Setup of exp/delta:
Design float_adder, start of the top module:
module float_adder(
    input   clk,
    input   rst,
    input   [31:0]  x,
    input   [31:0]  y,
    output  reg [31:0]  z,
    output  reg [1:0]   overflow  
);
    reg [24:0] m_x, m_y, m_z;
    reg [27:0] m_x_ext, m_y_ext, m_z_ext;
    reg [7:0] e_x, e_y, e_z;
    reg [2:0] s_x, s_y, s_z;
    reg [2:0] state_now;
    parameter S_start = 3'b000;
    parameter S_align = 3'b001;
    parameter S_add = 3'b010;
    parameter S_normal = 3'b011;
    parameter S_overflow = 3'b100;
    parameter S_zerocheck = 3'b101;
    parameter S_IDLE = 3'b110;
    wire [5:0] shift_bit;
    FHB32 fhb32_x(
        .x({4'b0, m_z_ext}),
        .high_bit(shift_bit)
    );
    always @(posedge clk or negedge rst) begin
        if (!rst) begin
            state_now <= S_start;
        end
        else begin
            case(state_now)
                S_start: begin
                    if ((x[30:23] == 8'd255 && x[22:0] != 0) || (y[30:23] == 8'd255 && y[22:0] != 0))
                        state_now <= S_overflow;
                    else if ((x[30:23] == 8'd255 && x[22:0] == 0) || (y[30:23] == 8'd255 && y[22:0] == 0))
                        state_now <= S_overflow;
                    else
                        state_now <= S_zerocheck;
                end
                S_zerocheck: begin
                    if ((m_x[22:0] == 0 && e_x == 8'b0) || (m_y[22:0] == 0 && e_y == 8'b0))
                        state_now <= S_overflow;
                    else
                        state_now <= S_align;
                end
                S_align: state_now <= S_add;
                S_add: begin
                    if (s_x != s_y && m_x_ext == m_y_ext)
                        state_now <= S_overflow;
                    else
                        state_now <= S_normal;
                end
                S_normal: state_now <= S_overflow;
                default: state_now <= S_IDLE;
            endcase
        end
    end
    always @(posedge clk) begin
        case(state_now)
            S_start: begin
                e_x <= x[30:23];
                e_y <= y[30:23];
                m_x <= {2'b01, x[22:0]};  
                m_y <= {2'b01, y[22:0]};
                s_x <= {2'b0, x[31]};
                s_y <= {2'b0, y[31]};
  ...
Settings: LEC_CHECK=0, CAP_MARGIN=20, CELL_PAD_IN_SITES_GLOBAL_PLACEMENT=0, CORE_MARGIN=2, CORE_UTILIZATION=72, CTS_CLUSTER_SIZE=22, GPL_TIMING_DRIVEN=1, MAX_ROUTING_LAYER=met5, MIN_ROUTING_LAYER=met1, PLACE_DENSITY=0.71, SETUP_SLACK_MARGIN=0.34, SLEW_MARGIN=20, TNS_END_PERCENT=25; clock period 2.46 ns.
run.sh (not shown) runs the stock make flow with config.mk's settings and CLKGATE_MAP_FILE=.
The flow ended early for exp/delta: it failed with a tool error in clock tree synthesis (4_1_cts).
The following lists how exp/yarrow was set up differently from exp/delta:
Settings: a deleted CTS_CLUSTER_SIZE that had been 22; a deleted CELL_PAD_IN_SITES_GLOBAL_PLACEMENT that had been 0; a change of CORE_UTILIZATION from 72 to 40; a deleted TNS_END_PERCENT that had been 25; a deleted PLACE_DENSITY that had been 0.71; a deleted MIN_ROUTING_LAYER that had been met1; a deleted SETUP_SLACK_MARGIN that had been 0.34; a deleted GPL_TIMING_DRIVEN that had been 1; a deleted MAX_ROUTING_LAYER that had been met5; a change of the clock period (ns, I/O delays scaled along) from 2.46 to 5.0.
[summary]
The remaining runs in exp/delta and exp/yarrow completed every stage, whereas exp/delta halted early.
The log for exp/delta ends in clock tree synthesis (4_1_cts) with error DPL-0038, so the run never completed.
exp/yarrow vs exp/delta — y dimension of the die climbed by more than a quarter
In exp/yarrow, floorplan core area is higher than in exp/delta.
exp/delta has a lower post-placement setup slack than exp/yarrow.
Going from exp/delta to exp/yarrow, count of placed standard cells including taps shrank by a little under 10%.
Floorplan core density (lower): exp/yarrow
Diff exp/delta..exp/yarrow | synthesized cell count | negligible
Going from exp/delta to exp/yarrow, routability congestion estimate from global placement shrank by more than 10%.
The share of async-settable or async-resettable flops after synthesis of exp/delta and that of exp/yarrow are within noise of each other.
Per the comparison of exp/yarrow with exp/delta, area of the synthesized netlist per yosys stat stayed essentially flat, die area rose by about 80%, final HPWL from detailed placement fell by about 25%.
The following lists how exp/raven was set up differently from exp/yarrow:
Settings: setting PLACE_DENSITY to 0.43 for the first time; setting CTS_CLUSTER_DIAMETER to 375 for the first time; setting CTS_CLUSTER_SIZE to 93 for the first time; setting ABC_AREA to 1 for the first time; changing CORE_UTILIZATION from 40 to 72; changing the clock period (ns, I/O delays scaled along) from 5.0 to 3.38.
Stage in which a tool error killed exp/raven: global routing (5_1_grt).
exp/yarrow -> exp/raven: synthesized cell count increased by more than 10%
Compared with exp/yarrow, exp/raven shows post-synthesis average cell area lower by 1.3 um2.
exp/raven does better than exp/yarrow on synthesized cell area.
The higher number of cells upsized or downsized after cts of exp/yarrow and exp/raven is in exp/raven.
Taking exp/yarrow as the reference, in exp/raven height of the die decreased 26%; core utilization before placement increased 33 points; number of cell instances after yosys synthesis increased 240.

## run A
Starting RTL as in the previous note.
clock: 0.958 ns
lec_check: 0
cap_margin: 20
core_margin: 2
core_utilization: 68
cts_cluster_diameter: 190
cts_cluster_size: 93
place_density: 0.39
slew_margin: 20
tns_end_percent: 30
Run A: it failed with a tool error in 4_1_cts, so there are no final results.
## Diff of input files: run B against run A
# run A
export LEC_CHECK = 0
export CAP_MARGIN = 20
export CORE_MARGIN = 2
export CORE_UTILIZATION = 68
export CTS_CLUSTER_DIAMETER = 190
export CTS_CLUSTER_SIZE = 93
export PLACE_DENSITY = 0.39
export SLEW_MARGIN = 20
export TNS_END_PERCENT = 30
create_clock -name core_clock -period 0.958 [get_ports {clk}]
# run B
export LEC_CHECK = 0
export CAP_MARGIN = 20
export CORE_ASPECT_RATIO = 1.6
export CORE_MARGIN = 2
export CORE_UTILIZATION = 40
export GPL_TIMING_DRIVEN = 0
export SLEW_MARGIN = 20
create_clock -name core_clock -period 5.0 [get_ports {clk}]
--- outcome ---
Run B completed end to end with timing, DRC and antenna clean.
Adder-cell area share of the yosys netlist: run B vs run A identical
Die height: run B > run A
From run B to run A, chip area line of the yosys report did not move at all.
Run A has a lower standard cell core area than run B.
Run B ended with more horizontal extent of the die than run A.
Of run B and run A, run B shows the higher overall die area, with run A below it.
Routability-driven placement congestion ratio was lower in run B than in run A.
Delta (run B minus run A): worst slack after detailed placement rose by 2.65 ns, synthesized area stayed essentially flat.
